==> flow/design.v <==
module instruction_decoder (
    input  logic [31:0] instr,
    output logic is_set_height,
    output logic is_set_weight,
    output logic is_calc_bmi,
    output logic is_calc_bmr,
    output logic [31:25] funct7,  
    output logic [31:20] imm,  
    output logic [24:20] rs2,    
    output logic [19:15] rs1,   
    output logic [11:7] rd  
);
    logic [6:0] opcode;
    assign opcode = instr[6:0];
    logic [14:12] w_h;
    assign w_h = instr[14:12];
    assign is_set_height = (opcode == 7'b0001011) & (w_h == 3'b000);
    assign is_set_weight = (opcode == 7'b0001011) & (w_h == 3'b001);
    assign is_calc_bmi   = (opcode == 7'b0001101);
    assign is_calc_bmr   = (opcode == 7'b0001110);
    assign imm = instr[31:20];
    assign rd = instr[11:7];
    assign rs2 = instr[24:20];
    assign rs1 = instr[19:15];
    assign funct7 = (is_calc_bmr)?instr[31:25]:7'b0;
endmodule
module memory (
    input  logic        clk,
    input  logic        reset,
    input  logic        we_height,
    input  logic        we_weight,
    input  logic [4:0]  user_index,
    input  logic [31:0] data_in,
    output logic [31:0] height_out,
    output logic [31:0] weight_out
);
    reg [31:0] mem_height [0:31];
    reg [31:0] mem_weight [0:31];
    always @(posedge clk or posedge reset) begin
         if (reset) begin
           for (int i = 0; i < 32; i++) begin
                mem_height[i] <= 32'd0;     
                mem_weight[i] <= 32'd0;      
            end
        end else begin
            if (we_height) mem_height[user_index] <= data_in;
            if (we_weight) mem_weight[user_index] <= data_in;
        end
    end
    assign height_out = mem_height[user_index];
    assign weight_out = mem_weight[user_index];
endmodule
module alu (
    input logic is_calc_bmi,
    input logic is_calc_bmr,
    input logic [31:0] height,   
    input logic [31:0] weight,   
    input logic [6:0] funct7,    
    output logic [31:0] result
);
    logic [31:0] bmi;
    logic [31:0] bmr;
    logic [31:0] height_mm;
    logic [31:0] height_m2;
    logic [31:0] weight_x10000;  
    logic [5:0] age;
    logic gender;  
    assign gender = funct7[6];
    assign age = funct7[5:0];
    always@(*)begin
        height_mm = height * 10;  
        height_m2 = (height_mm * height_mm) / 10000;  
        weight_x10000 = weight * 10000;
        bmi = 0;
        bmr = 0;
        if (is_calc_bmi) begin
            if (height_m2 != 0)
                bmi = weight_x10000 / height_m2;   
            else
                bmi = 0;
            result = bmi;
        end
        else if (is_calc_bmr) begin
            bmr = (10 * weight) + (625 * height / 100) - (5 * age);
            if (gender)
                bmr = bmr + 5;
            else
                bmr = bmr - 161;
            result = bmr;
        end
        else begin
            result = 0;   
        end
    end
endmodule
module top (
    input  logic        clk,
    input  logic        reset,
    input  logic [31:0] instr,
    output logic [31:0] result
);
    logic is_set_height;
    logic is_set_weight;
    logic is_calc_bmi;
    logic is_calc_bmr;
    logic [31:25] gender_age;
    logic [31:20] imm;  
    logic [24:20] rs2;    
    logic [19:15] rs1;   
    logic [11:7] rd;  
    logic [31:0] height_out;
    logic [31:0] weight_out;
    logic [31:0] alu_result;
    logic [4:0]  user_index;
    instruction_decoder u_decoder(.instr(instr),
        .is_set_height(is_set_height),
        .is_set_weight(is_set_weight),
        .is_calc_bmi(is_calc_bmi),
        .is_calc_bmr(is_calc_bmr),
        .funct7(gender_age),  
        .imm(imm),  
        .rs2(rs2),    
        .rs1(rs1),   
        .rd(rd)  
        );
    logic [31:0] imm_extended;
    assign imm_extended = {{20{imm[31]}}, imm};  
    assign user_index = (is_set_height | is_set_weight) ? rd : rs1;
    memory user_memory(.clk(clk),
        .reset(reset),
        .we_height(is_set_height),
        .we_weight(is_set_weight),
        .user_index(user_index),
        .data_in(imm_extended),
        .height_out(height_out),
        .weight_out(weight_out));
    alu health_alu (
        .is_calc_bmi(is_calc_bmi),
        .is_calc_bmr(is_calc_bmr),
        .height(height_out),
        .weight(weight_out),
        .funct7(gender_age),
        .result(alu_result)
    );
    always @(posedge clk or posedge reset) begin
        if (reset)
            result <= 32'd0;
        else
            result <= alu_result;
    end
endmodule
make LEC_CHECK=0 CAP_MARGIN=20 CORE_MARGIN=2 CORE_UTILIZATION=71 HOLD_SLACK_MARGIN=-0.09 SLEW_MARGIN=20 finish   # period 193.0 ns
run.sh (not shown) runs the stock make flow with config.mk's settings and CLKGATE_MAP_FILE=.
The baseline did not get past clock tree synthesis on DPL-0033.
Edit:
- CORE_UTILIZATION: 71 -> 59
- HOLD_SLACK_MARGIN: -0.09 -> default
- clock period: 193.0 -> 240.0 ns (I/O delays scaled with it)
With this change the flow passed the timing, design-rule and antenna checks.
Die area is higher by about a fifth.
Synthesized cell count does not change.
Area after synthesis is unchanged.
Edit:
- ABC_AREA: default -> 1
- CELL_PAD_IN_SITES_DETAIL_PLACEMENT: default -> 1
- CORE_UTILIZATION: 59 -> 40
- GPL_TIMING_DRIVEN: default -> 0
- HOLD_SLACK_MARGIN: default -> 0.2
- SETUP_SLACK_MARGIN: default -> 5.0
- clock period: 240.0 -> 250.0 ns (I/O delays scaled with it)
=> The changed run finished with timing, DRC and antenna clean. Register-to-register slack improved by 21 ns. Clock-buffer cell count stays the same. Routed wire length grows by 20%. Design area grows by 9.6%. Sequential cell count does not change. Die size grows by 62%. First-iteration DRC count shrinks by 18%. Worst setup slack improved by 18 ns. Via count grows by 19%.
Edit:
- ABC_AREA: 1 -> default
- CELL_PAD_IN_SITES_DETAIL_PLACEMENT: 1 -> default
- GPL_TIMING_DRIVEN: 0 -> default
- HOLD_SLACK_MARGIN: 0.2 -> default
- SETUP_SLACK_MARGIN: 5.0 -> default
Effect: The new run completed with no timing, DRC or antenna violations. Hold slack gets better by 0.023 ns. First-iteration DRC count went down by 3.8%. Maximum frequency went down by 6.4%. Global-route usage went down by 4.1 points. Wire length went down by 20%. Clock skew went down by 0.0047 ns. Via count went down by 20%. Register-to-register slack gets worse by 16 ns.
Edit:
- CORE_UTILIZATION: 40 -> 68
- CTS_CLUSTER_DIAMETER: default -> 221
- SETUP_SLACK_MARGIN: default -> 5.0
- TNS_END_PERCENT: default -> 5
- clock period: 250.0 -> 191.0 ns (I/O delays scaled with it)
With this change the flow did not get past global routing (GRT-0116); die size is lower by 41%; synthesized area stays the same; synthesized cell count is unchanged.

the reference run:
// top: RTL as listed in full above, without the edits since
Settings: LEC_CHECK=0, ABC_AREA=0, CAP_MARGIN=20, CELL_PAD_IN_SITES_DETAIL_PLACEMENT=1, CORE_MARGIN=2, CORE_UTILIZATION=40, GPL_ROUTABILITY_DRIVEN=0, GPL_TIMING_DRIVEN=0, HOLD_SLACK_MARGIN=0.2, MIN_ROUTING_LAYER=met2, SETUP_SLACK_MARGIN=5.0, SLEW_MARGIN=20; clock period 250.0 ns.
The log for the reference run ends in 5_1_grt with error GRT-0116, so the run never completed.
### the reference run -> the trial run
# the reference run
export LEC_CHECK = 0
export ABC_AREA = 0
export CAP_MARGIN = 20
export CELL_PAD_IN_SITES_DETAIL_PLACEMENT = 1
export CORE_MARGIN = 2
export CORE_UTILIZATION = 40
export GPL_ROUTABILITY_DRIVEN = 0
export GPL_TIMING_DRIVEN = 0
export HOLD_SLACK_MARGIN = 0.2
export MIN_ROUTING_LAYER = met2
export SETUP_SLACK_MARGIN = 5.0
export SLEW_MARGIN = 20
create_clock -name core_clock -period 250.0 [get_ports {clk}]
# the trial run
export LEC_CHECK = 0
export CAP_MARGIN = 35
export CELL_PAD_IN_SITES_DETAIL_PLACEMENT = 1
export CELL_PAD_IN_SITES_GLOBAL_PLACEMENT = 0
export CORE_ASPECT_RATIO = 1.51
export CORE_MARGIN = 2
export CORE_UTILIZATION = 43
export CTS_CLUSTER_DIAMETER = 399
export GPL_TIMING_DRIVEN = 0
export MAX_ROUTING_LAYER = met4
export PLACE_DENSITY_LB_ADDON = 0.07
export SETUP_SLACK_MARGIN = -1.6
export SLEW_MARGIN = 20
create_clock -name core_clock -period 143.0 [get_ports {clk}]
### Flow results
Comparing the reference run and the trial run, the higher core area was measured on the reference run. Diff the reference run and the trial run: instance count after placement with tap cells included higher in the reference run. The trial run ran in full, but the layout does not pass; the checks complain about negative setup slack. Minimum setup slack after placement ended up 56.56 ns lower on the trial run than on the reference run. As far as total standard cell area after synthesis goes, the trial run and the reference run are indistinguishable; the numbers are identical. From the reference run to the trial run the numbers moved as follows: post-synth area from yosys stat comparable, number of instances resized during post-cts repair increased 325, number of placement rows grew by about 19%, initial core utilization shows an increase of 3.0 points, full die area decreased by 0.019 mm² relative to the old numbers. On synthesized cell count, the reference run and the trial run are basically level.

== v56 ==
RTL: the design.v shown in full above, as it stands there.
export LEC_CHECK = 0
export CAP_MARGIN = 20
export CELL_PAD_IN_SITES_GLOBAL_PLACEMENT = 0
export CORE_MARGIN = 2
export CORE_UTILIZATION = 43
export CTS_CLUSTER_DIAMETER = 399
export MAX_ROUTING_LAYER = met5
export PLACE_DENSITY_LB_ADDON = 0.07
export SLEW_MARGIN = 20
create_clock -name core_clock -period 143.0 [get_ports {clk}]
The final report for v56 shows a completed flow and a layout that fails verification, specifically negative setup slack.
### v56 -> v51
Settings: swapping 43 for 58 in CORE_UTILIZATION; swapping 399 for 28 in CTS_CLUSTER_DIAMETER; swapping 143.0 for 181.0 in the clock period (ns, I/O delays scaled along).
--- outcome ---
- Compared with v56, v51 shows a lower number of instances resized during post-cts repair.
- v51 against v56: total placed cells including tap cells shows a reduction of 1187, initial standard-cell utilization of the core increased 15 points.
- Re number of storage elements in the synthesis netlist: no difference whatsoever between v56 and v51.
- Stage in which a tool error killed v51: global routing.
- In v51, H-tree level count is higher than in v56.
Input changes introduced in v13 (baseline for comparison: v51):
Settings: swapping 58 for 68 in CORE_UTILIZATION; swapping 28 for 330 in CTS_CLUSTER_DIAMETER; putting CTS_CLUSTER_SIZE at 34 where nothing was set; clearing PLACE_DENSITY_LB_ADDON, which used to be 0.07; swapping 181.0 for 171.0 in the clock period (ns, I/O delays scaled along).
[summary]
v13: it failed during global routing, and the tool reported GRT-0116.
v13 — post-place setup slack 8910 ps lower, v51 as reference
Core region area in v13 is 15% lower than in v51
v13 and v51 ended up with nearly the same flop and latch count out of synthesis.
Post-cts gate resize count: v13 vs v51 up 203
Compared with v51, v13 shows overall chip area lower by 15%.
Compared v51 against v13; HPWL reported at the end of detailed placement within noise.
Diff v51 -> v13 | final estimated routing congestion in global placement | up by a little under 10%
In terms of area reported by Yosys stat, v13 and v51 differ only marginally.

## red
Starts from the design.v that is shown in full above.
clock: 258.0 ns
lec_check: 0
cap_margin: 20
core_margin: 2
core_utilization: 11
slew_margin: 20
For blue, these inputs were changed with respect to red:
# red
export LEC_CHECK = 0
export CAP_MARGIN = 20
export CORE_MARGIN = 2
export CORE_UTILIZATION = 11
export SLEW_MARGIN = 20
create_clock -name core_clock -period 258.0 [get_ports {clk}]
# blue
export LEC_CHECK = 0
export ABC_AREA = 0
export CAP_MARGIN = 20
export CELL_PAD_IN_SITES_DETAIL_PLACEMENT = 1
export CELL_PAD_IN_SITES_GLOBAL_PLACEMENT = 1
export CORE_MARGIN = 2
export CORE_UTILIZATION = 61
export CTS_CLUSTER_DIAMETER = 397
export CTS_CLUSTER_SIZE = 17
export GPL_ROUTABILITY_DRIVEN = 0
export GPL_TIMING_DRIVEN = 0
export MIN_ROUTING_LAYER = met1
export SETUP_SLACK_MARGIN = 5.0
export SLEW_MARGIN = 20
export TNS_END_PERCENT = 25
create_clock -name core_clock -period 250.0 [get_ports {clk}]
==> results <==
The remaining runs in red and blue completed every stage, whereas blue halted early. Comparing red and blue, the lower row count was measured on blue. Going from red to blue, the floorplan-stage core utilization was found to have gone up by 50 points. Core area was higher in the run labelled red.
> inputs changed (blue -> green)
# blue
export LEC_CHECK = 0
export ABC_AREA = 0
export CAP_MARGIN = 20
export CELL_PAD_IN_SITES_DETAIL_PLACEMENT = 1
export CELL_PAD_IN_SITES_GLOBAL_PLACEMENT = 1
export CORE_MARGIN = 2
export CORE_UTILIZATION = 61
export CTS_CLUSTER_DIAMETER = 397
export CTS_CLUSTER_SIZE = 17
export GPL_ROUTABILITY_DRIVEN = 0
export GPL_TIMING_DRIVEN = 0
export MIN_ROUTING_LAYER = met1
export SETUP_SLACK_MARGIN = 5.0
export SLEW_MARGIN = 20
export TNS_END_PERCENT = 25
create_clock -name core_clock -period 250.0 [get_ports {clk}]
# green
export LEC_CHECK = 0
export CAP_MARGIN = 20
export CORE_MARGIN = 2
export CORE_UTILIZATION = 40
export SLEW_MARGIN = 20
create_clock -name core_clock -period 240.0 [get_ports {clk}]
Results
- No stage failed in green, and the final checks on the layout all came back clean.
- In the tables for blue and green, placed instance count reads higher with green.
- In the flow results for blue and green, the die area is smaller on blue.
- Delta(vertical die dimension, green - blue) > 0

== before ==
RTL: the design.v shown in full above, as it stands there.
export LEC_CHECK = 0
export CAP_MARGIN = 20
export CORE_MARGIN = 2
export CORE_UTILIZATION = 68
export CTS_CLUSTER_DIAMETER = 221
export HOLD_SLACK_MARGIN = -0.09
export SETUP_SLACK_MARGIN = 5.0
export SLEW_MARGIN = 20
create_clock -name core_clock -period 191.0 [get_ports {clk}]
before did not run to completion, as it errored out during global routing.
Changes in after relative to before:
Settings: CAP_MARGIN: 20 -> 5; CELL_PAD_IN_SITES_GLOBAL_PLACEMENT: unset -> 0; CORE_UTILIZATION: 68 -> 65; TNS_END_PERCENT: unset -> 5; CTS_CLUSTER_DIAMETER: 221 -> 351; SETUP_SLACK_MARGIN: 5.0 -> unset; HOLD_SLACK_MARGIN: -0.09 -> unset; MAX_ROUTING_LAYER: unset -> met5; the clock period (ns, I/O delays scaled along): 191.0 -> 171.0.
### Flow results
- after terminated abnormally: global routing reported GRT-0116.
- after vs. before: number of setup buffers added after CTS went up by about 0.6%.
- before -> after: post-cts sizing count increased by more than a quarter
- Number of storage elements in the synthesis netlist: before vs after identical
